==> flow/design.v <==
module my_fifo #(
                   parameter DATA_W           = 128      ,         
                   parameter DEPTH            = 16     ,         
                   parameter UPP_TH           = 4      ,         
                   parameter LOW_TH           = 2                
                )
                (
                   input                   clk         ,         
                   input                   rstn        ,         
                   input                   i_wren      ,         
                   input  [DATA_W - 1 : 0] i_wrdata    ,         
                   output                  o_alm_full  ,         
                   output                  o_full      ,         
                   input                   i_rden      ,         
                   output [DATA_W - 1 : 0] o_rddata    ,         
                   output                  o_alm_empty ,         
                   output                  o_empty               
                );
logic [DATA_W - 1        : 0] data_rg [DEPTH] ;         
logic [$clog2(DEPTH) - 1 : 0] wrptr_rg        ;         
logic [$clog2(DEPTH) - 1 : 0] rdptr_rg        ;         
logic [$clog2(DEPTH)     : 0] dcount_rg       ;         
logic                         wren_s          ;         
logic                         rden_s          ;         
logic                         full_s          ;         
logic                         empty_s         ;         
always @ (posedge clk) begin
   if (!rstn) begin      
      for (int i = 0; i < DEPTH; i++) begin
         data_rg[i] <= '0 ;
      end
      wrptr_rg  <= 0              ;
      rdptr_rg  <= 0              ;      
      dcount_rg <= 0              ;
   end
   else begin   
      if (wren_s) begin                          
         data_rg [wrptr_rg] <= i_wrdata ;         
         if (wrptr_rg == DEPTH - 1) begin
            wrptr_rg <= 0               ;         
         end
         else begin
            wrptr_rg <= wrptr_rg + 1    ;         
         end
      end
      if (rden_s) begin         
         if (rdptr_rg == DEPTH - 1) begin
            rdptr_rg <= 0               ;         
         end
         else begin
            rdptr_rg <= rdptr_rg + 1    ;         
         end
      end
      if (wren_s && !rden_s) begin                
         dcount_rg <= dcount_rg + 1 ;
      end                    
      else if (!wren_s && rden_s) begin           
         dcount_rg <= dcount_rg - 1 ;         
      end
   end
end
assign full_s      = (dcount_rg == DEPTH) ? 1'b1 : 0                ; 
assign empty_s     = (dcount_rg == 0    ) ? 1'b1 : 0                ;
assign wren_s      = i_wren & !full_s                               ;  
assign rden_s      = i_rden & !empty_s                              ;
assign o_full      = full_s                          ;
assign o_empty     = empty_s                                        ;
assign o_alm_full  = ((dcount_rg > UPP_TH) ? 1'b1 : 0)              ;
assign o_alm_empty = (dcount_rg < LOW_TH) ? 1'b1 : 0                ;  
assign o_rddata    = data_rg [rdptr_rg]                             ;   
endmodule
==> flow/run.sh <==
#!/bin/bash
# the make line also repeats each setting of config.mk as NAME=value (left out here)
make -C /OpenROAD-flow-scripts/flow DESIGN_CONFIG=/design/flow/config.mk WORK_HOME=/design/flow/orfs CLKGATE_MAP_FILE= finish
==> flow/config.mk <==
export PLATFORM = sky130hd
export DESIGN_NAME = my_fifo
export DESIGN_NICKNAME = my_fifo
export VERILOG_FILES = /design/flow/design.v
export SDC_FILE = /design/flow/constraint.sdc
export NUM_CORES = 4
export LEC_CHECK = 0
export CAP_MARGIN = 20
export CORE_MARGIN = 2
export CORE_UTILIZATION = 72
export CTS_CLUSTER_DIAMETER = 375
export CTS_CLUSTER_SIZE = 25
export PLACE_DENSITY_LB_ADDON = 0.0
export SETUP_SLACK_MARGIN = 0.73
export SLEW_MARGIN = 20
export TNS_END_PERCENT = 5
==> flow/constraint.sdc <==
create_clock -name core_clock -period 2.47 [get_ports {clk}]
set_input_delay 0.4940 -clock core_clock [delete_from_list [all_inputs] [get_ports {clk}]]
set_output_delay 0.4940 -clock core_clock [all_outputs]
set_load 0.01 [all_outputs]
==> impl_metrics.tcl, run 1 <==
# metrics dict for downstream scripts
set metrics [dict create \
    run_status "complete, but fails checks" \
    layout.failed_checks "setup timing" \
    endpoint "o_rddata[14]" \
    r2r.worst_path.cells 10 \
    edf_count 2048 \
    fillers 5070 \
    pg_comb_uw 23000 \
    clk-power_uw 17600 \
    r2r_slack_ns -0.21 \
    power-per-cell-area_nw_per_um2 733 \
    slew-limit-headroom_pct 57.2 \
    fp.dieH_um 361 \
    slew_violations 0 \
    synth.most_common_cell "and2_1" \
    top_area_cell "edfxtp_1" \
    ys_cells 5677 \
    first_pass_iters 5 \
    hpwl_um 159000 \
    io_pins 264 \
    p_int_uw 59500 \
    r2r-end "data_rg[7][74]" \
    route.detailed.drc 0 \
    numPortBuffers 263 \
    worstSetupPathType "register to primary output" \
    holdPathEnd "dcount_rg[4]" \
    switching_power_uw 21800 \
    power_sequential_uw 40700 \
    synthTopLogicFamily "simple AND/OR/NAND/NOR gates" \
    finalClockPeriodUsage_pct 134 \
    ant_nets 0 \
    flop_cell "edfxtp_1" \
    routed_wl_um 281000 \
    clkPwrFrac_pct 21.6 \
    synthCells 5677 \
    drv_cap 0 \
    wl_per_cell_um 35.0 \
    logic_area_um2 29500 \
    synth_top_area_share_pct 66.9 \
    avgSynthCellArea_um2 16.2 \
    tightest_slew_ns 0.640 \
    fin_crit_ns 3.31 \
    yosysChipArea_um2 92000 \
    chipArea_um2 131000 \
    vias 56600 \
    postPlaceCellArea_um2 102000 \
    holdPathStages 4 \
    p_seq_share_pct 50.0 \
    grt_max_degree 61 \
    fin_nets 6464 \
    setup-violations-final 2124 \
    top_power_group "registers" \
    antenna_found_initial 27 \
    slowest_stage "mux4_2" \
    hold_class "input pin to register" \
    rows 131 \
    cts_tree "yes" \
    area_delta_synth_final_pct 20.6 \
    root_buffer "clkbuf_16" \
    switching_share_pct 26.8 \
    grt_setup_unrepaired "yes" \
    synth_seq_share_pct 67.2 \
    grt_pass1_wl_um 390000 \
    common_cells "and2_1 (2051), edfxtp_1 (2048), mux4_2 (512)" \
    core_um2 127000 \
    routed_via_density 7.06 \
    setup_ws_ns -0.843 \
    cts_inserted_buffers 92 \
    floorplan.core_util_pct 72.3 \
    syn_area_um2 92000 \
    vdd_drop_max_v 0.000791 \
    critPathRequiredTime_ns 1.98 \
    cts.htree.levels 3 \
    worst_r2r_startpoint "dcount_rg[3]" \
    gp_congestion 0.860 \
    worstPathCellList "buf_12 > buf_12 > buf_16 > buf_6 > buf_8 > mux4_2 > a22oi_2 > nand2_4 > buf_6" \
    ys_sh_xor_pct 0.0381 \
    fmax_ghz 0.302 \
    max_stage_delay_ns 0.52 \
    synthArstFlopShare_pct 0 \
    warnings 33 \
    crit_family "buffers and inverters" \
    cp.arrival_ns 2.82 \
    fin_area_um2 111000 \
    combPwrFrac_pct 28.4 \
    seq_area_um2 61900 \
    path_depth 9 \
    worst-path-max-fanout 7 \
    worst_setup_path_start_kind "register" \
    yosysUniqueCellTypes 40 \
    cts_buffer_depth 3 \
    worst_setup_path_end_kind "primary output" \
    ys_sh_mux_pct 12.6 \
    hold_violations 0 \
    syn-num-nets 5819 \
    min_from "rstn" \
    topCellsByArea "edfxtp_1 (67%), and2_1 (14%), mux4_2 (13%), a22oi_1 (1.8%), clkbuf_1 (1.3%)" \
    synth_warnings 1 \
    synth.cellmix.compoundShare_pct 2.18 \
    clk_pin_slew_worst_paths_ns 0.10 \
    fin_setup_tns_ns -173.42 \
    finalClockSkew_ns 0.0396 \
    synth-simple-area-share_pct 15.0 \
    synth_flops 2065 \
    leakagePower_uw 0.0405 \
    clock_latency_ns 0.74 \
    clock_sinks 2065 \
    grt_pass1_vias 57400 \
    fa_ha_area_share_pct 0.144 \
    overflow 0 \
    grt_usage_pct 42.0 \
    die_width_um 361 \
    drt_iter0_drc 9314 \
    path_buffers 6 \
]
layer usage:
layer	vias up	wire length, um	GRT usage (%)
met2	4806	135000	67.5
met5	-	103	0
li1	22200	-	-
met3	945	39400	8.93
met1	28700	90800	56.5
met4	16	15400	18.8
cell type report:
class                      count  area share [%]
antenna                       22          0.0497
clock buffer                 113            2.21
clock inverter                 2          0.0181
inverter                       9          0.0327
multi-input combinational   3071            26.6
sequential                  2065            55.8
tap                         1662            1.88
timing repair buffer        1083            13.4
metrics by stage:
step                      hold slack [ns]  utilization [%]  cells  worst slack, ns  total power (uW)
after CTS                           0.268             85.6   7921           -0.814             79200
after detailed placement            0.488             80.5   7632           -0.492             58200
after global routing                0.314             87.1   8017           -0.863             83000
after floorplan                     0.472                -   5677           -0.297             50500
after global placement              0.482             80.5   7632           -0.440             57900
final                               0.317             87.2   8027           -0.843             81300
what timing repair did:
item,4_1_cts,5_1_grt
resized,980,226
gates cloned,37,24
pin swaps,230,85
hold buffers,0,0
setup buffers,137,60
setup endpoints to repair,4239,4240
==> run 2: changes to the inputs <==
- CORE_MARGIN: 2 -> 9
- CORE_UTILIZATION: 72 -> 66
- CTS_CLUSTER_DIAMETER: 375 -> default
- CTS_CLUSTER_SIZE: 25 -> 78
- GPL_ROUTABILITY_DRIVEN: default -> 0
- MAX_ROUTING_LAYER: default -> met5
- MIN_ROUTING_LAYER: default -> met2
- PLACE_DENSITY_LB_ADDON: 0.0 -> 0.29
- SETUP_SLACK_MARGIN: 0.73 -> default
- TNS_END_PERCENT: 5 -> default
- clock period: 2.47 -> 5.83 ns (I/O delays scaled with it)
==> run 2 against run 1 <==
The run now finishes clean. Highest routed layer unchanged. Count of clock-buffer cells in the layout grew 141. Largest power group unchanged. Die area rose by 17%. Global-route usage grew 4.2 points. Synthesized cell count is the same. Combinational power shrank 72%.
==> impl_metrics.tcl, run 2 <==
# metrics dict for downstream scripts
set metrics [dict create \
    vdd_drop_max_v 0.000283 \
    cp.arrival_ns 4.14 \
    worstSetupPathType "register to primary output" \
    use_met1_pct 0 \
    top_power_group "registers" \
    vias 66500 \
    yosysChipArea_um2 92000 \
    synth_seq_share_pct 67.2 \
    worst_setup_path_end_kind "primary output" \
    grt_setup_unrepaired "no" \
    run_status "finished clean" \
    grt.busiest_layer "met3" \
    synth.cellmix.compoundShare_pct 2.18 \
    grtUsageMet2_pct 55.6 \
    fmax_ghz 0.189 \
    clock_sinks 2065 \
    topCellsByArea "edfxtp_1 (67%), and2_1 (14%), mux4_2 (13%), a22oi_1 (1.8%), clkbuf_1 (1.3%)" \
    synthCells 5677 \
    routed_via_density 8.50 \
    ys_cells 5677 \
    wl_per_cell_um 31.0 \
    grt_max_degree 148 \
    leakagePower_uw 0.0365 \
    root_buffer "clkbuf_16" \
    grt_util_met3_pct 58.5 \
    cts_buffer_depth 3 \
    endpoint "o_rddata[65]" \
    warnings 156 \
    common_cells "and2_1 (2051), edfxtp_1 (2048), mux4_2 (512)" \
    rows 136 \
    min_from "rdptr_rg[0]" \
    finalClockPeriodUsage_pct 91.0 \
    path_buffers 2 \
    worst-path-max-fanout 40 \
    area_delta_synth_final_pct 11.5 \
    post_cts_buffers 0 \
    grt_pass1_wl_um 357000 \
    synth.most_common_cell "and2_1" \
    synthArstFlopShare_pct 0 \
    cts_inserted_buffers 201 \
    route.detailed.drc 0 \
    overflow 0 \
    cts_tree "yes" \
    worst_setup_path_start_kind "register" \
    fin_nets 5854 \
    fin_crit_ns 5.30 \
    cts_resized 0 \
    avgSynthCellArea_um2 16.2 \
    synthTopLogicFamily "simple AND/OR/NAND/NOR gates" \
    grt_usage_pct 46.2 \
    syn-num-nets 5819 \
    setup-violations-final 0 \
    tightest_slew_ns 1.31 \
    fa_ha_area_share_pct 0.144 \
    slew_violations 0 \
    cts.htree.levels 4 \
    hold_class "register to register" \
    routed_wl_um 243000 \
    edf_count 2048 \
    holdPathStages 2 \
    synth_warnings 1 \
    top_area_cell "edfxtp_1" \
    holdWs_ns 0.515 \
    synth-simple-area-share_pct 15.0 \
    core_um2 138000 \
    flop_cell "edfxtp_1" \
    clk-power_uw 12600 \
    fin_setup_tns_ns 0 \
    clkPwrFrac_pct 34.6 \
    switching_share_pct 26.3 \
    ys_sh_xor_pct 0.0381 \
    pg_comb_uw 6430 \
    synth_flops 2065 \
    slew-limit-headroom_pct 12.6 \
    clk_pin_slew_worst_paths_ns 0.07 \
    r2r_slack_ns 1.98 \
    ys_sh_mux_pct 12.6 \
    power-per-cell-area_nw_per_um2 354 \
    hold_violations 0 \
    die_width_um 391 \
    switching_power_uw 9540 \
    critPathRequiredTime_ns 4.66 \
    first_pass_iters 10 \
    slowest_stage "dfxtp_1" \
    power_sequential_uw 17300 \
    cts_hold_buf 0 \
    hpwl_um 116000 \
    syn_area_um2 92000 \
    ant_nets 0 \
    max_stage_delay_ns 0.78 \
    fillers 7828 \
    worstPathCellList "and2_4 > buf_4 > a22oi_1 > nand2_1 > clkdlybuf4s50_1" \
    drt_iter0_drc 16500 \
    r2r-end "dcount_rg[4]" \
    worst_r2r_startpoint "dcount_rg[1]" \
    chipArea_um2 153000 \
    combPwrFrac_pct 17.7 \
    clock_latency_ns 0.88 \
    fp.dieH_um 391 \
    total_power_uw 36300 \
    crit_family "buffers and inverters" \
    antenna_found_initial 0 \
    synth_top_area_share_pct 66.9 \
    p_seq_share_pct 47.7 \
    io_pins 264 \
    r2r.worst_path.cells 9 \
    drv_cap 0 \
    yosysUniqueCellTypes 40 \
    p_int_uw 26800 \
    finalClockSkew_ns 0.0386 \
    path_depth 5 \
    grt_pass1_vias 73700 \
    numPortBuffers 263 \
    floorplan.core_util_pct 66.6 \
]
## run 2: layout make-up
class	instances	area [um^2]	area share, %
Sequential cell	2065	61900	60.3
Multi-Input combinational cell	3071	27800	27.1
Clock buffer	254	5270	5.14
Timing Repair Buffer	364	4220	4.12
Tap cell	1863	2330	2.27
Clock inverter	117	833	0.812
Antenna cell	78	195	0.190
Inverter	9	33.8	0.0329
## run 2: per-stage QoR
| step | util [%] | std cells | setup slack (ns) | area [um^2] |
|---|---|---|---|---|
| global route | 74.2 | 7743 | 0.257 | 102000 |
| CTS | 74.2 | 7743 | 0.690 | 102000 |
| detailed placement | 69.8 | 7372 | 1.47 | 96300 |
| global placement | 69.8 | 7372 | 1.54 | 96300 |
| floorplan | - | 5677 | 0.100 | 92000 |
| finish | 74.3 | 7821 | 0.528 | 103000 |
## run 2: layer usage
metal  share of wire (%)  routed length [um]
met5                0.73                1760
met4                  12               28800
met3                  40               97100
met2                  47              115000
met1                   0                   0
==> run 3: changes to the inputs <==
- CAP_MARGIN: 20 -> 15
- CELL_PAD_IN_SITES_DETAIL_PLACEMENT: default -> 1
- CORE_ASPECT_RATIO: default -> 1.28
- CORE_MARGIN: 9 -> 5
- CORE_UTILIZATION: 66 -> 45
- CTS_CLUSTER_SIZE: 78 -> default
- GPL_ROUTABILITY_DRIVEN: 0 -> default
- HOLD_SLACK_MARGIN: default -> -0.09
- MAX_ROUTING_LAYER: met5 -> met4
- MIN_ROUTING_LAYER: met2 -> default
- PLACE_DENSITY_LB_ADDON: 0.29 -> 0.07
- clock period: 5.83 -> 3.72 ns (I/O delays scaled with it)
==> run 3 against run 2 <==
Sequential share of layout area fell by 3.9 points. Cell area rose by 7.0%. Utilization fell by 20 points. Critical path depth rose by 5. The layout now fails its checks (setup timing). Area after synthesis did not move. Non-clock buffer count rose by 310. Sequential cell count did not move. Die area rose by 39%. First-iteration DRC count fell by 63%. Power rose by 69%. Combinational power rose by 110%. Routed wire length rose by 21%.
==> impl_metrics.tcl, run 3 <==
# metrics dict for downstream scripts
set metrics [dict create \
    run_status "complete, but fails checks" \
    layout.failed_checks "setup timing" \
    chipArea_um2 214000 \
    switching_power_uw 16000 \
    avgSynthCellArea_um2 16.2 \
    clock_sinks 2065 \
    cts_inserted_buffers 208 \
    cts.htree.levels 4 \
    overflow 0 \
    finalClockSkew_ns 0.0345 \
    finalNonFillerCells 8891 \
    drt-met1-wl_um 122000 \
    wl_met2_um 145000 \
    clk_pin_slew_worst_paths_ns 0.06 \
    clock_latency_ns 0.84 \
    worstPathCellList "buf_12 > buf_16 > buf_12 > buf_16 > buf_6 > buf_12 > mux4_2 > a22oi_2 > nand2_2 > buf_6" \
    worst_path_most_repeated_cell "buf_12" \
    hold_violations 0 \
    slowest_stage "mux4_2" \
    warnings 57 \
    ys_sh_mux_pct 12.6 \
    clk-power_uw 21200 \
    route.detailed.drc 0 \
    r2r-end "dcount_rg[4]" \
    root_buffer "clkbuf_16" \
    setup-violations-final 11 \
    synth.most_common_cell "and2_1" \
    slew-limit-headroom_pct 29.8 \
    worst_setup_path_start_kind "register" \
    hold_class "input pin to register" \
    finalClockPeriodUsage_pct 101 \
    routed_via_density 5.93 \
    top_area_cell "edfxtp_1" \
    route.met3.wl_um 21200 \
    yosysUniqueCellTypes 40 \
    synthTopLogicFamily "simple AND/OR/NAND/NOR gates" \
    die_width_um 410 \
    vdd_drop_max_v 0.000497 \
    grt_pass1_vias 56400 \
    ys_sh_xor_pct 0.0381 \
    synth_flops 2065 \
    synth.cellmix.compoundShare_pct 2.18 \
    topCellsByArea "edfxtp_1 (67%), and2_1 (14%), mux4_2 (13%), a22oi_1 (1.8%), clkbuf_1 (1.3%)" \
    slew_violations 0 \
    clkPwrFrac_pct 34.5 \
    synth_top_area_share_pct 66.9 \
    rows 187 \
    floorplan.core_util_pct 45.3 \
    fin_setup_tns_ns -0.167 \
    post-place-cells 8276 \
    min_from "rstn" \
    power_sequential_uw 27000 \
    pg_comb_uw 13200 \
    worst_setup_path_end_kind "primary output" \
    holdPathStages 3 \
    crit_family "buffers and inverters" \
    cts_tree "yes" \
    area_delta_synth_final_pct 19.3 \
    fillers 18500 \
    core_um2 203000 \
    fin_crit_ns 3.76 \
    fmax_ghz 0.266 \
    numPortBuffers 263 \
    r2r_slack_ns 0.35 \
    switching_share_pct 26.1 \
    synth-simple-area-share_pct 15.0 \
    gp_congestion 0.748 \
    combPwrFrac_pct 21.5 \
    top_power_group "registers" \
    wl_per_cell_um 33.1 \
    drt_iter0_drc 6028 \
    r2r.worst_path.cells 9 \
    endpoint "o_rddata[42]" \
    grt_usage_pct 28.2 \
    yosysChipArea_um2 92000 \
    fin_area_um2 110000 \
    ys_cells 5677 \
    ant_nets 0 \
    hpwl_um 148000 \
    path_buffers 7 \
    max_stage_delay_ns 0.51 \
    first_pass_iters 5 \
    synthCells 5677 \
    flop_cell "edfxtp_1" \
    syn_area_um2 92000 \
    critPathRequiredTime_ns 2.98 \
    holdPathEnd "dcount_rg[4]" \
    grt_setup_unrepaired "yes" \
    worst_r2r_startpoint "dcount_rg[0]" \
    p_seq_share_pct 43.9 \
    worst-path-max-fanout 6 \
    routed_wl_um 294000 \
    path_depth 10 \
    antenna_found_initial 50 \
    holdWs_ns 0.316 \
    synthArstFlopShare_pct 0 \
    top_layer "met4" \
    grt_max_degree 129 \
    dpl_worst_slack_ns 0.129 \
    cp.arrival_ns 3.01 \
    synth_seq_share_pct 67.2 \
    worstSetupPathType "register to primary output" \
    tightest_slew_ns 1.05 \
    setup_ws_ns -0.0362 \
    fa_ha_area_share_pct 0.144 \
    syn-num-nets 5819 \
    io_pins 264 \
    edf_count 2048 \
    common_cells "and2_1 (2051), edfxtp_1 (2048), mux4_2 (512)" \
    grt_pass1_wl_um 417000 \
    fin_nets 6172 \
    postPlaceCellArea_um2 99100 \
    vias 52700 \
    drv_cap 0 \
    fp.dieH_um 521 \
    synth_warnings 1 \
    cts_buffer_depth 3 \
    p_int_uw 45500 \
    leakagePower_uw 0.0395 \
    power-per-cell-area_nw_per_um2 560 \
]
run 3: area by class of cell:
type                       instances  area (um^2)  share of cell area (%)
sequential                      2065        61900                    56.4
multi-input combinational       3072        29100                    26.5
timing repair buffer             674         8580                    7.82
clock buffer                     259         5500                    5.02
tap                             2646         3310                    3.02
clock inverter                   125         1240                    1.13
antenna                           41          103                  0.0935
inverter                           9         33.8                  0.0308
run 3: what timing repair did:
action,4_1_cts,5_1_grt
setup buffers,93,89
gates resized,523,305
pin swaps,66,89
setup endpoints to repair,128,120
hold buffers,0,0
cloned,26,8
run 3: layer usage:
metal  up-vias  track usage (%)
met3       362             5.02
met2      1989             45.9
met4         0             5.90
li1      21800                -
met1     28600             37.8
met5         -                -
run 3: metrics by stage:
stage	total power, uW	utilization [%]
after floorplan	33500	-
after global placement	38100	48.8
after detailed placement	38200	48.8
after CTS	61200	53.4
after global routing	63500	54.0
final	61500	54.0
==> run 4: changes to the inputs <==
- CAP_MARGIN: 15 -> 20
- CELL_PAD_IN_SITES_DETAIL_PLACEMENT: 1 -> 0
- CORE_ASPECT_RATIO: 1.28 -> 1.04
- CORE_MARGIN: 5 -> 2
- CORE_UTILIZATION: 45 -> 72
- CTS_CLUSTER_SIZE: default -> 13
- GPL_ROUTABILITY_DRIVEN: default -> 1
- HOLD_SLACK_MARGIN: -0.09 -> default
- MAX_ROUTING_LAYER: met4 -> default
- PLACE_DENSITY_LB_ADDON: 0.07 -> 0.02
- SLEW_MARGIN: 20 -> 25
- TNS_END_PERCENT: default -> 70
- clock period: 3.72 -> 3.56 ns (I/O delays scaled with it)
==> run 4 against run 3 <==
Still fails the layout checks on setup timing. Via count up 2.5%. Setup slack worse by 0.10 ns. Count of clock-buffer cells in the layout up 6. Critical path type unchanged. Largest power group unchanged. Highest routed layer is now met5. Clock skew down 0.017 ns.
==> impl_metrics.tcl, run 4 <==
# metrics dict for downstream scripts
set metrics [dict create \
    gp_congestion 0.803 \
    synthTopLogicFamily "simple AND/OR/NAND/NOR gates" \
    route.met3.wl_um 33300 \
    grt_pass1_vias 55600 \
    switching_share_pct 25.7 \
    slew_violations 0 \
    worstPathCellList "buf_12 > buf_4 > buf_12 > buf_4 > buf_12 > buf_8 > mux4_2 > a22oi_2 > nand2_1 > buf_6" \
    path_depth 10 \
    cts_buffer_depth 3 \
    layout.failed_checks "setup timing" \
    holdPathEnd "dcount_rg[4]" \
    switching_power_uw 15800 \
    drt-met1-wl_um 87200 \
    clk-power_uw 19800 \
    worst_setup_path_start_kind "register" \
    power-per-cell-area_nw_per_um2 575 \
    ys_sh_mux_pct 12.6 \
    wl_per_cell_um 32.7 \
    finalClockPeriodUsage_pct 104 \
    worstSetupPathType "register to primary output" \
    numPortBuffers 263 \
    fin_nets 6164 \
    fmax_ghz 0.270 \
    overflow 0 \
    die_width_um 354 \
    ant_nets 0 \
    fp.dieH_um 368 \
    synth_top_area_share_pct 66.9 \
    flop_cell "edfxtp_1" \
    rows 133 \
    core_um2 127000 \
    yosysUniqueCellTypes 40 \
    pg_comb_uw 13600 \
    vdd_drop_max_v 0.000650 \
    grt_max_degree 129 \
    postPlaceCellArea_um2 97500 \
    r2r-end "dcount_rg[4]" \
    power_sequential_uw 28200 \
    post-route-util_pct 84.6 \
    wl_met2_um 127000 \
    slowest_stage "mux4_2" \
    synth-simple-area-share_pct 15.0 \
    clock_sinks 2065 \
    hpwl_um 122000 \
    area_delta_synth_final_pct 16.5 \
    chipArea_um2 131000 \
    min_from "rstn" \
    drt_iter0_drc 8352 \
    synthArstFlopShare_pct 0 \
    critPathRequiredTime_ns 2.85 \
    root_buffer "clkbuf_16" \
    antenna_found_initial 26 \
    hold_violations 0 \
    clkPwrFrac_pct 32.1 \
    fin_crit_ns 3.70 \
    cts_inserted_buffers 198 \
    cts.htree.levels 4 \
    leakagePower_uw 0.0390 \
    combPwrFrac_pct 22.1 \
    synth_warnings 1 \
    p_seq_share_pct 45.9 \
    cts_tree "yes" \
    ys_sh_xor_pct 0.0381 \
    ys_cells 5677 \
    cp.arrival_ns 2.99 \
    hold_class "input pin to register" \
    r2r.worst_path.cells 10 \
    fa_ha_area_share_pct 0.144 \
    fin_area_um2 107000 \
    drv_cap 0 \
    topCellsByArea "edfxtp_1 (67%), and2_1 (14%), mux4_2 (13%), a22oi_1 (1.8%), clkbuf_1 (1.3%)" \
    tightest_slew_ns 1.07 \
    max_stage_delay_ns 0.49 \
    setup_ws_ns -0.140 \
    setup-violations-final 71 \
    synth_flops 2065 \
    endpoint "o_rddata[91]" \
    top_area_cell "edfxtp_1" \
    grt_usage_pct 40.2 \
    route.detailed.drc 0 \
    syn-num-nets 5819 \
    avgSynthCellArea_um2 16.2 \
    finalClockSkew_ns 0.0172 \
    r2r_slack_ns 0.45 \
    p_int_uw 45800 \
    routed_via_density 6.86 \
    worst_path_most_repeated_cell "buf_12" \
    worst_r2r_startpoint "dcount_rg[0]" \
    top_power_group "registers" \
    slew-limit-headroom_pct 28.8 \
    synthCells 5677 \
    top_layer "met5" \
    path_buffers 7 \
    io_pins 264 \
    warnings 78 \
    syn_area_um2 92000 \
    clk_pin_slew_worst_paths_ns 0.06 \
    synth.cellmix.compoundShare_pct 2.18 \
    grt_pass1_wl_um 371000 \
    cts_hold_buf 0 \
    crit_family "buffers and inverters" \
    vias 54100 \
    first_pass_iters 5 \
    edf_count 2048 \
    routed_wl_um 258000 \
    yosysChipArea_um2 92000 \
    worst-path-max-fanout 7 \
    worst_setup_path_end_kind "primary output" \
    run_status "complete, but fails checks" \
    grt_setup_unrepaired "yes" \
    floorplan.core_util_pct 72.6 \
    synth.most_common_cell "and2_1" \
    common_cells "and2_1 (2051), edfxtp_1 (2048), mux4_2 (512)" \
    synth_seq_share_pct 67.2 \
    holdPathStages 3 \
    clock_latency_ns 0.82 \
]
==> run 4: area by class of cell <==
class	instances	area (um^2)
diodes	13	32.5
well taps	1687	2110
clock buffers	265	5410
fillers	5742	19500
multi-input cells	3071	29000
inverters	9	33.8
repair buffers	677	8170
clock inverters	93	532
flip-flops and latches	2065	61900
==> run 4: routing by layer <==
metal | track usage, % | vias up
li1 | - | 21700
met3 | 8.92 | 690
met1 | 54.2 | 27500
met4 | 17.5 | 24
met5 | 0 | -
met2 | 64.2 | 4154
==> run 4: stage by stage <==
| step | cells | power (uW) | hold WS [ns] | setup TNS [ns] | setup slack [ns] |
|---|---|---|---|---|---|
| finish | 7880 | 61600 | 0.308 | -3.80 | -0.140 |
| global route | 7876 | 63100 | 0.328 | -9.12 | -0.198 |
| global placement | 7300 | 39300 | 0.496 | 0 | 0.0151 |
| floorplan | 5677 | 35000 | 0.472 | -219.33 | -0.210 |
| CTS | 7773 | 60400 | 0.259 | -16.61 | -0.344 |
| detailed placement | 7300 | 39500 | 0.510 | 0 | 0.0123 |
==> run 4: repair_timing <==
action                     in CTS  in global routing
resized                       459                419
setup buffers                  92                103
setup endpoints to repair     129                125
hold endpoints to repair        0                  0
pin swaps                      68                135
gates cloned                   23                  4
==> run 5: changes to the inputs <==
- ABC_AREA: default -> 1
- CELL_PAD_IN_SITES_DETAIL_PLACEMENT: 0 -> default
- CORE_ASPECT_RATIO: 1.04 -> default
- CTS_CLUSTER_SIZE: 13 -> 10
- GPL_ROUTABILITY_DRIVEN: 1 -> default
- PLACE_DENSITY: default -> 0.37
- PLACE_DENSITY_LB_ADDON: 0.02 -> default
- SETUP_SLACK_MARGIN: default -> -0.11
- SLEW_MARGIN: 25 -> 20
- TNS_END_PERCENT: 70 -> 5
- clock period: 3.56 -> 1.07 ns (I/O delays scaled with it)
==> run 5 against run 4 <==
Clock power rose to 3.5 times the previous value. Still fails the layout checks on setup timing. Global-route usage grew 6.7 points. Cell area increased by 9.8%. Non-clock buffer count up 572.
==> impl_metrics.tcl, run 5 <==
# metrics dict for downstream scripts
set metrics [dict create \
    run_status "complete, but fails checks" \
    layout.failed_checks "setup timing" \
    grt_pass1_vias 80300 \
    hold_violations 0 \
    fin_nets 10700 \
    fin_area_um2 118000 \
    rows 132 \
    holdPathStages 4 \
    power-per-cell-area_nw_per_um2 2050 \
    fin_crit_ns 3.15 \
    grt_usage_pct 46.8 \
    endpoint "o_rddata[108]" \
    holdWs_ns 0.0943 \
    topCellsByArea "edfxtp_1 (65%), nand2_1 (12%), nor2_1 (8.6%), nand3_1 (6.5%), inv_1 (1.7%)" \
    postPlaceCellArea_um2 107000 \
    worst-path-max-fanout 8 \
    floorplan.core_util_pct 72.7 \
    die_width_um 366 \
    syn_area_um2 94600 \
    wl_per_cell_um 28.4 \
    drt_iter0_drc 18200 \
    synth-simple-area-share_pct 27.3 \
    common_cells "nand2_1 (2977), nor2_1 (2156), edfxtp_1 (2048)" \
    clock_sinks 2065 \
    fillers 5061 \
    ys_cells 9827 \
    numPortBuffers 263 \
    synthTopLogicFamily "simple AND/OR/NAND/NOR gates" \
    r2r_slack_ns -1.61 \
    vias 84400 \
    cts.htree.levels 4 \
    io_pins 264 \
    antenna_found_initial 7 \
    setup-violations-final 4245 \
    pg_comb_uw 77600 \
    top_power_group "registers" \
    worstSetupPathType "register to primary output" \
    clock_latency_ns 0.87 \
    routed_wl_um 350000 \
    finalNonFillerCells 12300 \
    path_buffers 7 \
    ys_sh_xor_pct 0.0371 \
    ant_nets 0 \
    warnings 35 \
    setup_ws_ns -2.08 \
    routed_via_density 6.85 \
    fin_setup_tns_ns -4099.38 \
    tightest_slew_ns 0.994 \
    p_seq_share_pct 39.2 \
    finalClockSkew_ns 0.0256 \
    syn-num-nets 9969 \
    area_delta_synth_final_pct 24.5 \
    holdPathEnd "data_rg[3][14]" \
    crit_family "buffers and inverters" \
    yosysUniqueCellTypes 28 \
    route.detailed.drc 0 \
    leakagePower_uw 0.0503 \
    cts_tree "yes" \
    path_depth 13 \
    synth.cellmix.compoundShare_pct 0.828 \
    slowest_stage "dfxtp_4" \
    p_int_uw 161000 \
    worst_setup_path_start_kind "register" \
    core_um2 130000 \
    r2r-end "data_rg[2][107]" \
    overflow 0 \
    hpwl_um 178000 \
    hold_class "input pin to register" \
    slew-limit-headroom_pct 33.5 \
    cp.arrival_ns 2.94 \
    chipArea_um2 134000 \
    combPwrFrac_pct 32.2 \
    grt_pass1_wl_um 471000 \
    slew_violations 0 \
    critPathRequiredTime_ns 0.86 \
    power_sequential_uw 94400 \
    cts_buffer_depth 3 \
    worst_setup_path_end_kind "primary output" \
    synth_top_area_share_pct 65.0 \
    post-place-cells 11800 \
    grt_setup_unrepaired "yes" \
    worst_r2r_startpoint "dcount_rg[2]" \
    clk_pin_slew_worst_paths_ns 0.06 \
    first_pass_iters 17 \
    r2r.worst_path.cells 10 \
    max_stage_delay_ns 0.36 \
    gp_congestion 0.902 \
    yosysChipArea_um2 94600 \
    synth_warnings 1 \
    synthArstFlopShare_pct 0 \
    ys_sh_mux_pct 0 \
    cts_inserted_buffers 225 \
    fp.dieH_um 366 \
    switching_power_uw 79800 \
    clkPwrFrac_pct 28.6 \
    synth.most_common_cell "nand2_1" \
    fa_ha_area_share_pct 0.140 \
    synthCells 9827 \
    clk-power_uw 68800 \
    grt_max_degree 64 \
    avgSynthCellArea_um2 9.62 \
    finalClockPeriodUsage_pct 294 \
    edf_count 2048 \
    synth_seq_share_pct 65.4 \
    top_area_cell "edfxtp_1" \
    post-route-util_pct 90.5 \
    worstPathCellList "buf_12 > clkinv_16 > buf_16 > buf_16 > buf_16 > buf_6 > nand2_1 > nand2_1 > nand2_1 > nand3_2 > nand3_2 > nand2_4 > buf_6" \
    synth_flops 2065 \
    flop_cell "edfxtp_1" \
    switching_share_pct 33.1 \
    drv_cap 0 \
    min_from "rstn" \
    root_buffer "clkbuf_16" \
    fmax_ghz 0.317 \
    vdd_drop_max_v 0.00208 \
]
-- run 5: layer usage --
layer	track usage (%)	vias up	part of all wire, %
met2	72.0	10000	44
li1	-	33500	-
met4	29.8	10	9.5
met3	13.6	2969	19
met1	58.9	38000	28
met5	0	-	0.046
-- run 5: cell type report --
class                   count  area (um^2)  share of cell area, %
repair inverters            1         8.76                0.00744
clock buffers             265         5840                   4.97
repair buffers           1249        17300                   14.7
inverters                 422         1640                   1.39
flip-flops and latches   2065        61900                   52.6
well taps                1742         2180                   1.85
multi-input cells        6560        28700                   24.4
clock inverters            12          154                  0.131
diodes                      6         15.0                 0.0128
-- run 5: what timing repair did --
| item | in CTS | in global routing |
|---|---|---|
| setup endpoints to repair | 4244 | 4245 |
| pin swaps | 25 | 138 |
| cloned | 31 | 62 |
| resized | 299 | 700 |
| endpoints found under the hold margin | 16 | 0 |
| buffers inserted | 39 | 84 |
| hold buffers | 2 | 0 |
-- run 5: through the flow --
step	setup WS, ns	power (uW)
after CTS	-2.14	226000
after global routing	-2.08	245000
after detailed placement	-1.31	154000
final	-2.08	241000
after floorplan	-1.04	127000
after global placement	-1.34	153000
==> run 6: changes to the inputs <==
- ABC_AREA: 1 -> default
- CELL_PAD_IN_SITES_DETAIL_PLACEMENT: default -> 0
- CORE_ASPECT_RATIO: default -> 0.75
- CORE_UTILIZATION: 72 -> 69
- CTS_CLUSTER_SIZE: 10 -> default
- GPL_ROUTABILITY_DRIVEN: default -> 1
- PLACE_DENSITY: 0.37 -> default
- SETUP_SLACK_MARGIN: -0.11 -> 0.28
- TNS_END_PERCENT: 5 -> default
- clock period: 1.07 -> 3.45 ns (I/O delays scaled with it)
==> run 6 against run 5 <==
Still fails the layout checks on setup timing. Sequential cell count unchanged. Combinational power decreased by 81%. Synthesized cell count decreased by 42%. Utilization decreased by 8.2 points. Largest cell class unchanged. Global-route usage decreased by 8.8 points. Final cell count decreased by 35%. Routed wire length decreased by 27%. Highest routed layer unchanged. Sequential power decreased by 69%. Power decreased by 73%. Critical endpoint is now o_rddata[49].
==> impl_metrics.tcl, run 6 <==
# metrics dict for downstream scripts
set metrics [dict create \
    run_status "complete, but fails checks" \
    layout.failed_checks "setup timing" \
    power-per-cell-area_nw_per_um2 592 \
    clk-power_uw 20200 \
    chipArea_um2 136000 \
    cts_buffer_depth 3 \
    drv_cap 0 \
    worst_setup_path_start_kind "register" \
    setup-violations-final 122 \
    path_depth 11 \
    ant_nets 0 \
    power_sequential_uw 29100 \
    cts_inserted_buffers 189 \
    gp_congestion 0.800 \
    overflow 0 \
    r2r-end "dcount_rg[4]" \
    finalClockPeriodUsage_pct 108 \
    ys_cells 5677 \
    flop_cell "edfxtp_1" \
    fin_nets 6202 \
    antenna_found_initial 23 \
    warnings 74 \
    tightest_slew_ns 1.24 \
    r2r.worst_path.cells 10 \
    wl_per_cell_um 31.8 \
    vdd_drop_max_v 0.000423 \
    fillers 6547 \
    max_stage_delay_ns 0.51 \
    synthCells 5677 \
    avgSynthCellArea_um2 16.2 \
    route.met3.wl_um 32000 \
    r2r_slack_ns 0.42 \
    fin_area_um2 108000 \
    floorplan.core_util_pct 69.9 \
    drt_iter0_drc 8423 \
    synthTopLogicFamily "simple AND/OR/NAND/NOR gates" \
    clk_pin_slew_worst_paths_ns 0.07 \
    slew_violations 0 \
    hpwl_um 123000 \
    core_um2 132000 \
    synth.most_common_cell "and2_1" \
    vias 53400 \
    fin_crit_ns 3.72 \
    root_buffer "clkbuf_16" \
    numPortBuffers 263 \
    finalNonFillerCells 7994 \
    hold_violations 0 \
    slew-limit-headroom_pct 17.2 \
    holdPathStages 3 \
    top_area_cell "edfxtp_1" \
    routed_via_density 6.68 \
    fmax_ghz 0.269 \
    worst-path-max-fanout 7 \
    worst_path_most_repeated_cell "buf_12" \
    edf_count 2048 \
    worst_r2r_startpoint "dcount_rg[0]" \
    worstSetupPathType "register to primary output" \
    path_buffers 8 \
    synth-simple-area-share_pct 15.0 \
    cts.htree.levels 4 \
    top_power_group "registers" \
    grt_setup_unrepaired "yes" \
    postPlaceCellArea_um2 97600 \
    clkPwrFrac_pct 31.5 \
    yosysChipArea_um2 92000 \
    pg_comb_uw 14800 \
    critPathRequiredTime_ns 2.76 \
    p_int_uw 47600 \
    p_seq_share_pct 45.4 \
    die_width_um 426 \
    grt_usage_pct 38.0 \
    clock_sinks 2065 \
    endpoint "o_rddata[49]" \
    io_pins 264 \
    worst_setup_path_end_kind "primary output" \
    ys_sh_xor_pct 0.0381 \
    routed_wl_um 254000 \
    synthArstFlopShare_pct 0 \
    leakagePower_uw 0.0393 \
    route.detailed.drc 0 \
    top_layer "met5" \
    synth_top_area_share_pct 66.9 \
    synth_warnings 1 \
    grt_max_degree 129 \
    switching_power_uw 16600 \
    finalClockSkew_ns 0.0375 \
    first_pass_iters 5 \
    rows 115 \
    worstPathCellList "buf_12 > buf_12 > buf_12 > buf_16 > buf_8 > buf_6 > buf_6 > mux4_2 > a22oi_2 > nand2_1 > buf_2" \
    cp.arrival_ns 3.03 \
    fp.dieH_um 320 \
    dpl_worst_slack_ns 0.0304 \
    grt_pass1_vias 53700 \
    drt-met1-wl_um 91200 \
    topCellsByArea "edfxtp_1 (67%), and2_1 (14%), mux4_2 (13%), a22oi_1 (1.8%), clkbuf_1 (1.3%)" \
    cts_tree "yes" \
    combPwrFrac_pct 23.1 \
    ys_sh_mux_pct 12.6 \
    crit_family "buffers and inverters" \
    grt_pass1_wl_um 368000 \
    syn-num-nets 5819 \
    slowest_stage "mux4_2" \
    post-place-cells 7363 \
    synth.cellmix.compoundShare_pct 2.18 \
    switching_share_pct 25.8 \
    area_delta_synth_final_pct 17.8 \
    syn_area_um2 92000 \
    min_from "rstn" \
    holdPathEnd "dcount_rg[4]" \
    fa_ha_area_share_pct 0.144 \
    hold_class "input pin to register" \
    clock_latency_ns 0.84 \
    wl_met2_um 122000 \
    common_cells "and2_1 (2051), edfxtp_1 (2048), mux4_2 (512)" \
    synth_flops 2065 \
    yosysUniqueCellTypes 40 \
    synth_seq_share_pct 67.2 \
    setup_ws_ns -0.266 \
]
run 6: metal layers:
layer / GRT usage (%) / vias to the layer above
li1: - / 21800
met1: 55.2 / 27100
met2: 58.9 / 3864
met3: 6.48 / 558
met4: 14.8 / 8
met5: 0 / -
run 6: stage by stage:
step / power, uW / utilization [%] / TNS [ns] / hold WS, ns
final: 64100 / 82.3 / -14.60 / 0.369
after global routing: 65900 / 82.3 / -22.03 / 0.343
after CTS: 62700 / 80.9 / -23.90 / 0.282
after detailed placement: 40600 / 74.1 / 0 / 0.537
after global placement: 40500 / 74.1 / 0 / 0.520
after floorplan: 36100 / - / -320.71 / 0.472
run 6: repair_timing:
item | 4_1_cts | 5_1_grt
pin swaps | 130 | 147
setup buffers | 142 | 95
gates cloned | 20 | 4
hold buffers | 0 | 0
resized | 767 | 294
setup endpoints to repair | 132 | 128
run 6: layout make-up:
cell class                      count  area [um^2]  area share [%]
Multi-Input combinational cell   3071        29200            26.9
Clock inverter                    110          870           0.802
Timing Repair Buffer              724         9240            8.53
Inverter                            9         33.8          0.0312
Antenna cell                       19         47.5          0.0439
Clock buffer                      241         4950            4.56
Sequential cell                  2065        61900            57.1
Tap cell                         1755         2200            2.03
==> run 7: changes to the inputs <==
- CORE_ASPECT_RATIO: 0.75 -> 1.04
- CORE_UTILIZATION: 69 -> 71
- CTS_CLUSTER_SIZE: default -> 21
- PLACE_DENSITY_LB_ADDON: default -> 0.02
- SETUP_SLACK_MARGIN: 0.28 -> 0.77
- SLEW_MARGIN: 20 -> 25
- clock period: 3.45 -> 2.63 ns (I/O delays scaled with it)
==> run 7 against run 6 <==
Still fails the layout checks on setup timing. Sequential power is 32% higher. Register-to-register slack got worse by 0.70 ns. Area after synthesis unchanged. Count of clock-buffer cells in the layout rose by 5. Utilization increased by 7.9 points. Global-route usage grew 5.7 points. Die area decreased by 2.8%. Power increased by 39%. Final cell count is 4.5% higher.
==> impl_metrics.tcl, run 7 <==
# metrics dict for downstream scripts
set metrics [dict create \
    flop_cell "edfxtp_1" \
    routed_wl_um 330000 \
    path_buffers 7 \
    combPwrFrac_pct 25.1 \
    grt_pass1_vias 59200 \
    r2r_slack_ns -0.28 \
    first_pass_iters 6 \
    grt_setup_unrepaired "yes" \
    yosysUniqueCellTypes 40 \
    core_um2 128000 \
    synth-simple-area-share_pct 15.0 \
    setup-violations-final 3675 \
    top_power_group "registers" \
    hpwl_um 152000 \
    ys_cells 5677 \
    p_int_uw 65100 \
    layout.failed_checks "setup timing" \
    leakagePower_uw 0.0428 \
    antenna_found_initial 42 \
    yosysChipArea_um2 92000 \
    vdd_drop_max_v 0.000808 \
    routed_via_density 7.43 \
    fin_nets 6586 \
    p_seq_share_pct 43.0 \
    setup_ws_ns -0.992 \
    r2r.worst_path.cells 13 \
    edf_count 2048 \
    wl_per_cell_um 39.5 \
    grt_max_degree 63 \
    syn-num-nets 5819 \
    synth.most_common_cell "and2_1" \
    top_area_cell "edfxtp_1" \
    finalClockPeriodUsage_pct 138 \
    ys_sh_xor_pct 0.0381 \
    gp_congestion 0.851 \
    vias 62100 \
    clk_pin_slew_worst_paths_ns 0.07 \
    grt_usage_pct 43.7 \
    ant_nets 0 \
    synthCells 5677 \
    synth.cellmix.compoundShare_pct 2.18 \
    cp.arrival_ns 3.10 \
    synth_top_area_share_pct 66.9 \
    cts_inserted_buffers 196 \
    drv_cap 0 \
    post-route-util_pct 90.2 \
    worst_r2r_startpoint "dcount_rg[0]" \
    max_stage_delay_ns 0.56 \
    rows 134 \
    slowest_stage "mux4_2" \
    switching_share_pct 27.2 \
    finalClockSkew_ns 0.0360 \
    clkPwrFrac_pct 31.9 \
    run_status "complete, but fails checks" \
    fmax_ghz 0.276 \
    slew_violations 0 \
    floorplan.core_util_pct 71.6 \
    synthArstFlopShare_pct 0 \
    endpoint "o_rddata[59]" \
    worst_path_most_repeated_cell "buf_12" \
    route.detailed.drc 0 \
    switching_power_uw 24400 \
    numPortBuffers 263 \
    holdPathStages 3 \
    synth_flops 2065 \
    clock_latency_ns 0.86 \
    synth_seq_share_pct 67.2 \
    pg_comb_uw 22500 \
    power-per-cell-area_nw_per_um2 772 \
    crit_family "buffers and inverters" \
    fin_setup_tns_ns -399.14 \
    ys_sh_mux_pct 12.6 \
    critPathRequiredTime_ns 2.10 \
    worstPathCellList "buf_6 > buf_12 > buf_12 > buf_12 > buf_16 > buf_4 > mux4_2 > a22oi_2 > nand2_1 > buf_2" \
    min_from "rstn" \
    r2r-end "data_rg[7][19]" \
    cts.htree.levels 4 \
    holdPathEnd "dcount_rg[4]" \
    worstSetupPathType "register to primary output" \
    fa_ha_area_share_pct 0.144 \
    warnings 33 \
    worst-path-max-fanout 7 \
    hold_violations 0 \
    fin_crit_ns 3.62 \
    syn_area_um2 92000 \
    cts_tree "yes" \
    topCellsByArea "edfxtp_1 (67%), and2_1 (14%), mux4_2 (13%), a22oi_1 (1.8%), clkbuf_1 (1.3%)" \
    cts_buffer_depth 3 \
    common_cells "and2_1 (2051), edfxtp_1 (2048), mux4_2 (512)" \
    die_width_um 357 \
    root_buffer "clkbuf_16" \
    grt_pass1_wl_um 407000 \
    path_depth 10 \
    tightest_slew_ns 0.795 \
    area_delta_synth_final_pct 26.0 \
    chipArea_um2 132000 \
    io_pins 264 \
    drt_iter0_drc 11900 \
    hold_class "input pin to register" \
    total_power_uw 89400 \
    worst_setup_path_end_kind "primary output" \
    power_sequential_uw 38400 \
    overflow 0 \
    clock_sinks 2065 \
    clk-power_uw 28500 \
    holdWs_ns 0.139 \
    fp.dieH_um 371 \
    avgSynthCellArea_um2 16.2 \
    synth_warnings 1 \
    slew-limit-headroom_pct 46.8 \
    synthTopLogicFamily "simple AND/OR/NAND/NOR gates" \
    worst_setup_path_start_kind "register" \
]
## run 7: final cells by class
| class | count | area [um^2] |
|---|---|---|
| Clock buffer | 246 | 5220 |
| Clock inverter | 117 | 971 |
| Antenna cell | 42 | 105 |
| Tap cell | 1700 | 2130 |
| Timing Repair Buffer | 1101 | 15700 |
| Inverter | 9 | 38.8 |
| Fill cell | 4136 | 12600 |
| Sequential cell | 2065 | 61900 |
| Multi-Input combinational cell | 3071 | 29800 |
## run 7: what timing repair did
item	in CTS	in global routing
cloned	39	58
setup endpoints to repair	4233	4240
resized	988	329
pin swaps	195	116
setup buffers	162	72
hold buffers	0	0
## run 7: per-stage QoR
step / setup slack (ns) / cells / area (um^2)
4_1_cts: -0.875 / 8179 / 112000
3_5_place_dp: -0.320 / 7615 / 102000
3_3_place_gp: -0.333 / 7615 / 102000
5_1_grt: -1.02 / 8324 / 116000
6_report: -0.992 / 8351 / 116000
2_1_floorplan: -0.137 / 5677 / 92100
## run 7: routing by layer
layer / vias to the layer above / share of wire (%) / global-route usage [%]
met5: - / 0.042 / 0
met4: 20 / 9.0 / 23.3
met3: 2034 / 17 / 11.6
met2: 7175 / 45 / 68.3
met1: 30200 / 29 / 56.9
li1: 22600 / - / -
==> run 8: changes to the inputs <==
- CELL_PAD_IN_SITES_DETAIL_PLACEMENT: 0 -> default
- CORE_ASPECT_RATIO: 1.04 -> default
- CORE_UTILIZATION: 71 -> 68
- CTS_CLUSTER_SIZE: 21 -> 41
- GPL_ROUTABILITY_DRIVEN: 1 -> default
- PLACE_DENSITY: default -> 0.6
- PLACE_DENSITY_LB_ADDON: 0.02 -> default
- SETUP_SLACK_MARGIN: 0.77 -> default
- SLEW_MARGIN: 25 -> 20
- clock period: 2.63 -> 3.64 ns (I/O delays scaled with it)
==> run 8 against run 7 <==
The layout still fails its checks (setup timing). Final cell count fell by 4.8%. First-iteration DRC count fell by 31%. Critical path depth shrank 1. Cell area down 7.4%. Sequential cell count did not move. Synthesized cell count stayed put. Power fell by 32%. Combinational power decreased by 41%. Register-to-register slack better by 0.72 ns. Clock power down about 30%. Sequential share of layout area grew 4.3 points.
==> impl_metrics.tcl, run 8 <==
# metrics dict for downstream scripts
set metrics [dict create \
    power_sequential_uw 27600 \
    holdPathStages 3 \
    top_power_group "registers" \
    io_pins 264 \
    die_width_um 372 \
    grt.busiest_layer "met2" \
    grt_max_degree 129 \
    p_seq_share_pct 45.5 \
    grt_pass1_wl_um 378000 \
    hold_class "input pin to register" \
    cts_buffer_depth 3 \
    synth_flops 2065 \
    min_from "rstn" \
    synthArstFlopShare_pct 0 \
    r2r.worst_path.cells 9 \
    slew_violations 0 \
    avgSynthCellArea_um2 16.2 \
    power-per-cell-area_nw_per_um2 566 \
    yosysChipArea_um2 92000 \
    worstPathCellList "buf_12 > buf_12 > buf_4 > buf_16 > buf_4 > mux4_2 > a22oi_2 > nand2_1 > buf_2" \
    wl_per_cell_um 32.5 \
    hold_violations 0 \
    synth.cellmix.compoundShare_pct 2.18 \
    vdd_drop_max_v 0.000584 \
    layout.failed_checks "setup timing" \
    grt_setup_unrepaired "yes" \
    clkPwrFrac_pct 32.9 \
    setup-violations-final 3 \
    r2r_slack_ns 0.44 \
    tightest_slew_ns 1.00 \
    cts_inserted_buffers 201 \
    warnings 80 \
    antenna_found_initial 22 \
    first_pass_iters 6 \
    rows 134 \
    holdPathEnd "dcount_rg[4]" \
    common_cells "and2_1 (2051), edfxtp_1 (2048), mux4_2 (512)" \
    routed_wl_um 258000 \
    leakagePower_uw 0.0390 \
    run_status "complete, but fails checks" \
    root_buffer "clkbuf_16" \
    finalClockPeriodUsage_pct 102 \
    clock_sinks 2065 \
    crit_family "buffers and inverters" \
    path_depth 9 \
    vias 53600 \
    ys_sh_mux_pct 12.6 \
    grt_util_met3_pct 7.98 \
    numPortBuffers 263 \
    max_stage_delay_ns 0.51 \
    cp.arrival_ns 2.97 \
    path_buffers 6 \
    clk-power_uw 20000 \
    finalClockSkew_ns 0.0228 \
    yosysUniqueCellTypes 40 \
    pg_comb_uw 13200 \
    cts.htree.levels 4 \
    setup_ws_ns -0.0557 \
    routed_via_density 6.75 \
    floorplan.core_util_pct 68.7 \
    endpoint "o_rddata[108]" \
    fin_setup_tns_ns -0.0812 \
    synth-simple-area-share_pct 15.0 \
    clock_latency_ns 0.83 \
    worst_setup_path_end_kind "primary output" \
    syn_area_um2 92000 \
    synth_top_area_share_pct 66.9 \
    gp_congestion 0.786 \
    ys_sh_xor_pct 0.0381 \
    fmax_ghz 0.271 \
    synth_warnings 1 \
    chipArea_um2 138000 \
    combPwrFrac_pct 21.6 \
    flop_cell "edfxtp_1" \
    area_delta_synth_final_pct 16.7 \
    clk_pin_slew_worst_paths_ns 0.07 \
    ys_cells 5677 \
    route.detailed.drc 0 \
    synth.most_common_cell "and2_1" \
    synthTopLogicFamily "simple AND/OR/NAND/NOR gates" \
    syn-num-nets 5819 \
    top_area_cell "edfxtp_1" \
    drt_iter0_drc 8177 \
    worst_r2r_startpoint "dcount_rg[0]" \
    ant_nets 0 \
    slowest_stage "mux4_2" \
    total_power_uw 60800 \
    p_int_uw 45200 \
    critPathRequiredTime_ns 2.91 \
    core_um2 134000 \
    grt_usage_pct 38.6 \
    cts_tree "yes" \
    hpwl_um 123000 \
    worst-path-max-fanout 12 \
    worstSetupPathType "register to primary output" \
    worst_setup_path_start_kind "register" \
    fp.dieH_um 372 \
    fin_crit_ns 3.70 \
    switching_power_uw 15500 \
    cts_hold_buf 0 \
    slew-limit-headroom_pct 33.3 \
    grtUsageMet2_pct 61.1 \
    topCellsByArea "edfxtp_1 (67%), and2_1 (14%), mux4_2 (13%), a22oi_1 (1.8%), clkbuf_1 (1.3%)" \
    synth_seq_share_pct 67.2 \
    fillers 7039 \
    grt_pass1_vias 55400 \
    fin_nets 6155 \
    switching_share_pct 25.5 \
    overflow 0 \
    synthCells 5677 \
    r2r-end "dcount_rg[4]" \
    use_met1_pct 54.4 \
    edf_count 2048 \
    fa_ha_area_share_pct 0.144 \
    drv_cap 0 \
]
-- run 8: timing repair --
| item | 4_1_cts | 5_1_grt |
|---|---|---|
| gates cloned | 40 | 2 |
| pin swaps | 93 | 57 |
| gates resized | 672 | 133 |
| endpoints found under the setup margin | 128 | 99 |
| setup buffers | 139 | 36 |
-- run 8: layer usage --
layer  share of wire [%]  routed length, um
met1                  36              93300
met2                  48             125000
met3                  12              31400
met4                 3.5               8940
met5               0.067                172
-- run 8: cell type report --
type / instances / area [um^2] / area share [%]
Multi-Input combinational cell: 3072 / 28900 / 26.9
Sequential cell: 2065 / 61900 / 57.7
Antenna cell: 14 / 35.0 / 0.0327
Timing Repair Buffer: 664 / 8120 / 7.57
Clock inverter: 103 / 815 / 0.759
Clock buffer: 254 / 5360 / 4.99
Inverter: 9 / 33.8 / 0.0315
Tap cell: 1768 / 2210 / 2.06
-- run 8: stage by stage --
step	hold slack, ns	cells	worst slack, ns	utilization, %	cell area, um^2
floorplan	0.472	5677	-0.146	-	92000
global placement	0.488	7368	0.0827	72.8	97500
detailed placement	0.509	7368	0.0471	72.8	97500
CTS	0.264	7904	-0.126	79.9	107000
global route	0.335	7940	-0.0726	80.2	107000
finish	0.322	7949	-0.0557	80.2	107000
==> run 9: changes to the inputs <==
- ABC_AREA: default -> 1
- CORE_UTILIZATION: 68 -> 72
- CTS_CLUSTER_DIAMETER: default -> 365
- CTS_CLUSTER_SIZE: 41 -> 14
- PLACE_DENSITY: 0.6 -> 0.65
- clock period: 3.64 -> 2.59 ns (I/O delays scaled with it)
==> run 9 against run 8 <==
The layout still fails its checks (setup timing). Combinational power increased by 120%. Critical endpoint is now o_rddata[23]. Non-clock buffer count rose by 183. Cell area up 3.5%. Area after synthesis is 2.8% higher. Setup slack got worse by 0.66 ns.
==> impl_metrics.tcl, run 9 <==
# metrics dict for downstream scripts
set metrics [dict create \
    clock_latency_ns 0.84 \
    common_cells "nand2_1 (2977), nor2_1 (2156), edfxtp_1 (2048)" \
    layout.failed_checks "setup timing" \
    worst_setup_path_start_kind "register" \
    finalNonFillerCells 11800 \
    r2r_slack_ns 0.14 \
    holdWs_ns 0.183 \
    worst_r2r_startpoint "dcount_rg[1]" \
    top_layer "met4" \
    min_from "rstn" \
    holdPathEnd "wrptr_rg[2]" \
    hpwl_um 161000 \
    worst_setup_path_end_kind "primary output" \
    pg_comb_uw 29500 \
    synth_top_area_share_pct 65.0 \
    synth.cellmix.compoundShare_pct 0.828 \
    synthTopLogicFamily "simple AND/OR/NAND/NOR gates" \
    grt_max_degree 78 \
    cts_buffer_depth 3 \
    power-per-cell-area_nw_per_um2 824 \
    die_width_um 366 \
    leakagePower_uw 0.0467 \
    tightest_slew_ns 0.757 \
    power_sequential_uw 38900 \
    wl_met2_um 141000 \
    grt_pass1_wl_um 450000 \
    topCellsByArea "edfxtp_1 (65%), nand2_1 (12%), nor2_1 (8.6%), nand3_1 (6.5%), inv_1 (1.7%)" \
    ys_sh_mux_pct 0 \
    fin_nets 10200 \
    cts.htree.levels 4 \
    slowest_stage "dfxtp_4" \
    cts_inserted_buffers 165 \
    routed_wl_um 308000 \
    critPathRequiredTime_ns 2.07 \
    floorplan.core_util_pct 72.7 \
    cts_tree "yes" \
    top_area_cell "edfxtp_1" \
    warnings 35 \
    r2r.worst_path.cells 10 \
    yosysUniqueCellTypes 28 \
    grt_pass1_vias 75700 \
    holdPathStages 4 \
    routed_via_density 6.55 \
    postPlaceCellArea_um2 102000 \
    finalClockSkew_ns 0.0417 \
    clk-power_uw 23100 \
    grt_usage_pct 44.8 \
    setup_ws_ns -0.720 \
    synth_seq_share_pct 65.4 \
    p_seq_share_pct 42.5 \
    wl_per_cell_um 26.0 \
    worst-path-max-fanout 8 \
    drt_iter0_drc 14300 \
    syn_area_um2 94600 \
    worstSetupPathType "register to primary output" \
    ys_cells 9827 \
    ant_nets 0 \
    hold_violations 0 \
    hold_class "input pin to register" \
    vias 77400 \
    clk_pin_slew_worst_paths_ns 0.07 \
    worstPathCellList "buf_12 > clkinv_16 > buf_16 > buf_16 > buf_16 > nand2_1 > nand2_1 > nand2_1 > nand3_1 > nand3_1 > nand2_2 > buf_6" \
    synth-simple-area-share_pct 27.3 \
    drv_cap 0 \
    post-place-cells 11500 \
    finalClockPeriodUsage_pct 128 \
    endpoint "o_rddata[23]" \
    antenna_found_initial 1 \
    clock_sinks 2065 \
    yosysChipArea_um2 94600 \
    setup-violations-final 130 \
    cp.arrival_ns 2.79 \
    top_power_group "registers" \
    avgSynthCellArea_um2 9.62 \
    rows 132 \
    clkPwrFrac_pct 25.3 \
    synth_flops 2065 \
    slew-limit-headroom_pct 49.5 \
    path_depth 12 \
    path_buffers 6 \
    grt_setup_unrepaired "yes" \
    fa_ha_area_share_pct 0.140 \
    numPortBuffers 263 \
    overflow 0 \
    fp.dieH_um 366 \
    post-route-util_pct 85.4 \
    route.detailed.drc 0 \
    edf_count 2048 \
    fin_crit_ns 3.31 \
    dpl_worst_slack_ns -0.0834 \
    max_stage_delay_ns 0.39 \
    synthCells 9827 \
    ys_sh_xor_pct 0.0371 \
    area_delta_synth_final_pct 17.5 \
    syn-num-nets 9969 \
    core_um2 130000 \
    first_pass_iters 7 \
    combPwrFrac_pct 32.2 \
    flop_cell "edfxtp_1" \
    switching_power_uw 29800 \
    synth.most_common_cell "nand2_1" \
    route.met3.wl_um 48600 \
    chipArea_um2 134000 \
    drt-met1-wl_um 96700 \
    cts_hold_buf 0 \
    synthArstFlopShare_pct 0 \
    p_int_uw 61700 \
    r2r-end "data_rg[13][64]" \
    slew_violations 0 \
    crit_family "buffers and inverters" \
    synth_warnings 1 \
    switching_share_pct 32.6 \
    fin_area_um2 111000 \
    vdd_drop_max_v 0.000769 \
    run_status "complete, but fails checks" \
    root_buffer "clkbuf_16" \
    io_pins 264 \
    fmax_ghz 0.302 \
    gp_congestion 0.873 \
]
## run 9: per-stage QoR
step	setup TNS (ns)	power [uW]
floorplan	-632.95	52600
global placement	-10.47	62200
detailed placement	-21.69	62700
CTS	-66.37	88700
global route	-73.89	93800
finish	-68.87	91600
## run 9: layout make-up
cell class | count | area [um^2]
diodes | 1 | 2.50
clock buffers | 185 | 4350
clock inverters | 3 | 33.8
fillers | 6640 | 18900
inverters | 422 | 1640
multi-input cells | 6560 | 28800
flip-flops and latches | 2065 | 61900
well taps | 1742 | 2180
repair buffers | 847 | 12100
repair inverters | 2 | 36.3
## run 9: what timing repair did
action	in CTS	in global routing
setup buffers	65	20
setup endpoints to repair	132	132
gates resized	791	364
pin swaps	130	137
endpoints found under the hold margin	0	0
gates cloned	62	18
## run 9: per-layer routing
layer  up-vias  global-route usage [%]
met5         -                   0.178
met4         0                    26.9
met3      1621                    9.78
met2      7401                    70.3
met1     35900                    57.9
li1      32500                       -
==> run 10: changes to the inputs <==
- ABC_AREA: 1 -> default
- CORE_UTILIZATION: 72 -> 51
- CTS_CLUSTER_DIAMETER: 365 -> default
- CTS_CLUSTER_SIZE: 14 -> default
- PLACE_DENSITY: 0.65 -> 0.6
- clock period: 2.59 -> 4.79 ns (I/O delays scaled with it)
==> run 10 against run 9 <==
The run now finishes clean. First-iteration DRC count shrank 54%. Die area is 37% higher. Global-route usage shrank 16 points. Routed wire length shrank 14%. Final cell count fell by 30%. Clock power fell by 31%. Via count decreased by 35%. Count of clock-buffer cells in the layout is 100 higher. Critical path type unchanged. Highest routed layer is now met5.
==> impl_metrics.tcl, run 10 <==
# metrics dict for downstream scripts
set metrics [dict create \
    switching_power_uw 11300 \
    hpwl_um 126000 \
    synth_flops 2065 \
    slew-limit-headroom_pct 28.7 \
    power-per-cell-area_nw_per_um2 430 \
    synth.cellmix.compoundShare_pct 2.18 \
    r2r-end "dcount_rg[4]" \
    synth_seq_share_pct 67.2 \
    top_area_cell "edfxtp_1" \
    cts_buffer_depth 3 \
    r2r_slack_ns 1.10 \
    post-route-util_pct 58.2 \
    fillers 13600 \
    fp.dieH_um 429 \
    cts_hold_buf 0 \
    worst-path-max-fanout 16 \
    topCellsByArea "edfxtp_1 (67%), and2_1 (14%), mux4_2 (13%), a22oi_1 (1.8%), clkbuf_1 (1.3%)" \
    ant_nets 0 \
    cts.htree.levels 4 \
    drv_cap 0 \
    synthTopLogicFamily "simple AND/OR/NAND/NOR gates" \
    area_delta_synth_final_pct 13.2 \
    fin_setup_tns_ns 0 \
    io_pins 264 \
    rows 155 \
    fin_area_um2 104000 \
    avgSynthCellArea_um2 16.2 \
    grt_usage_pct 29.0 \
    combPwrFrac_pct 17.4 \
    hold_class "register to register" \
    common_cells "and2_1 (2051), edfxtp_1 (2048), mux4_2 (512)" \
    grt_pass1_wl_um 381000 \
    ys_cells 5677 \
    root_buffer "clkbuf_16" \
    numPortBuffers 263 \
    cts_inserted_buffers 213 \
    finalClockPeriodUsage_pct 98.1 \
    syn_area_um2 92000 \
    edf_count 2048 \
    syn-num-nets 5819 \
    grt_setup_unrepaired "no" \
    synth.most_common_cell "and2_1" \
    gp_congestion 0.748 \
    synth-simple-area-share_pct 15.0 \
    drt_iter0_drc 6638 \
    overflow 0 \
    cp.arrival_ns 3.74 \
    r2r.worst_path.cells 9 \
    slew_violations 0 \
    max_stage_delay_ns 0.83 \
    holdPathStages 2 \
    floorplan.core_util_pct 51.4 \
    fin_nets 5916 \
    holdWs_ns 0.527 \
    flop_cell "edfxtp_1" \
    run_status "finished clean" \
    vias 50000 \
    yosysChipArea_um2 92000 \
    postPlaceCellArea_um2 97400 \
    pg_comb_uw 7790 \
    grt_pass1_vias 51700 \
    p_int_uw 33500 \
    routed_wl_um 264000 \
    synthCells 5677 \
    fa_ha_area_share_pct 0.144 \
    crit_family "simple AND/OR/NAND/NOR gates" \
    total_power_uw 44800 \
    worst_r2r_startpoint "dcount_rg[0]" \
    min_from "rdptr_rg[1]" \
    critPathRequiredTime_ns 3.83 \
    chipArea_um2 184000 \
    worst_setup_path_end_kind "primary output" \
    warnings 99 \
    vdd_drop_max_v 0.000350 \
    clk-power_uw 16000 \
    hold_violations 0 \
    synth_top_area_share_pct 66.9 \
    path_buffers 2 \
    wl_per_cell_um 31.7 \
    switching_share_pct 25.3 \
    fmax_ghz 0.213 \
    tightest_slew_ns 1.07 \
    clkPwrFrac_pct 35.8 \
    ys_sh_xor_pct 0.0381 \
    ys_sh_mux_pct 12.6 \
    route.detailed.drc 0 \
    fin_crit_ns 4.70 \
    worstPathCellList "nor2b_4 > buf_4 > a22oi_1 > nand2_1 > clkdlybuf4s50_1" \
    clock_sinks 2065 \
    grt_max_degree 129 \
    core_um2 179000 \
    power_sequential_uw 21000 \
    logic_area_um2 27800 \
    die_width_um 429 \
    routed_via_density 6.01 \
    worstSetupPathType "register to primary output" \
    top_power_group "registers" \
    finalClockSkew_ns 0.0242 \
    setup-violations-final 0 \
    clock_latency_ns 0.87 \
    endpoint "o_rddata[70]" \
    seq_area_um2 61900 \
    cts_tree "yes" \
    slowest_stage "nor2b_4" \
    antenna_found_initial 38 \
    clk_pin_slew_worst_paths_ns 0.06 \
    p_seq_share_pct 46.8 \
    synthArstFlopShare_pct 0 \
    synth_warnings 1 \
    path_depth 5 \
    yosysUniqueCellTypes 40 \
    first_pass_iters 8 \
    leakagePower_uw 0.0371 \
    worst_setup_path_start_kind "register" \
]
==> run 10: metrics by stage <==
| step | instances | setup slack (ns) |
|---|---|---|
| 2_1_floorplan | 5677 | -0.674 |
| 3_3_place_gp | 7905 | 0.936 |
| 3_5_place_dp | 7905 | 0.899 |
| 4_1_cts | 8297 | 0.0375 |
| 5_1_grt | 8312 | 0.0132 |
| 6_report | 8319 | 0.0909 |
==> run 10: timing repair <==
action / CTS / global route
buffers inserted: 0 / 9
endpoints found under the setup margin: 1 / 3
resized: 1 / 1
endpoints found under the hold margin: 0 / 0
==> run 10: final cells by class <==
type	instances	share of cell area (%)
repair buffers	414	4.64
well taps	2355	2.83
clock buffers	285	5.52
inverters	9	0.0324
diodes	13	0.0312
clock inverters	107	0.819
multi-input cells	3071	26.7
flip-flops and latches	2065	59.4
==> run 10: per-layer routing <==
layer  GRT usage [%]  routed length, um  vias up
li1                -                  -    21200
met1            39.9             105000    26100
met2            48.6             131000     2277
met3            3.89              20300      395
met4            8.16               6750       14
met5               0                 85        -
Power figures rest on the tool's default switching activity, not on a simulated workload.
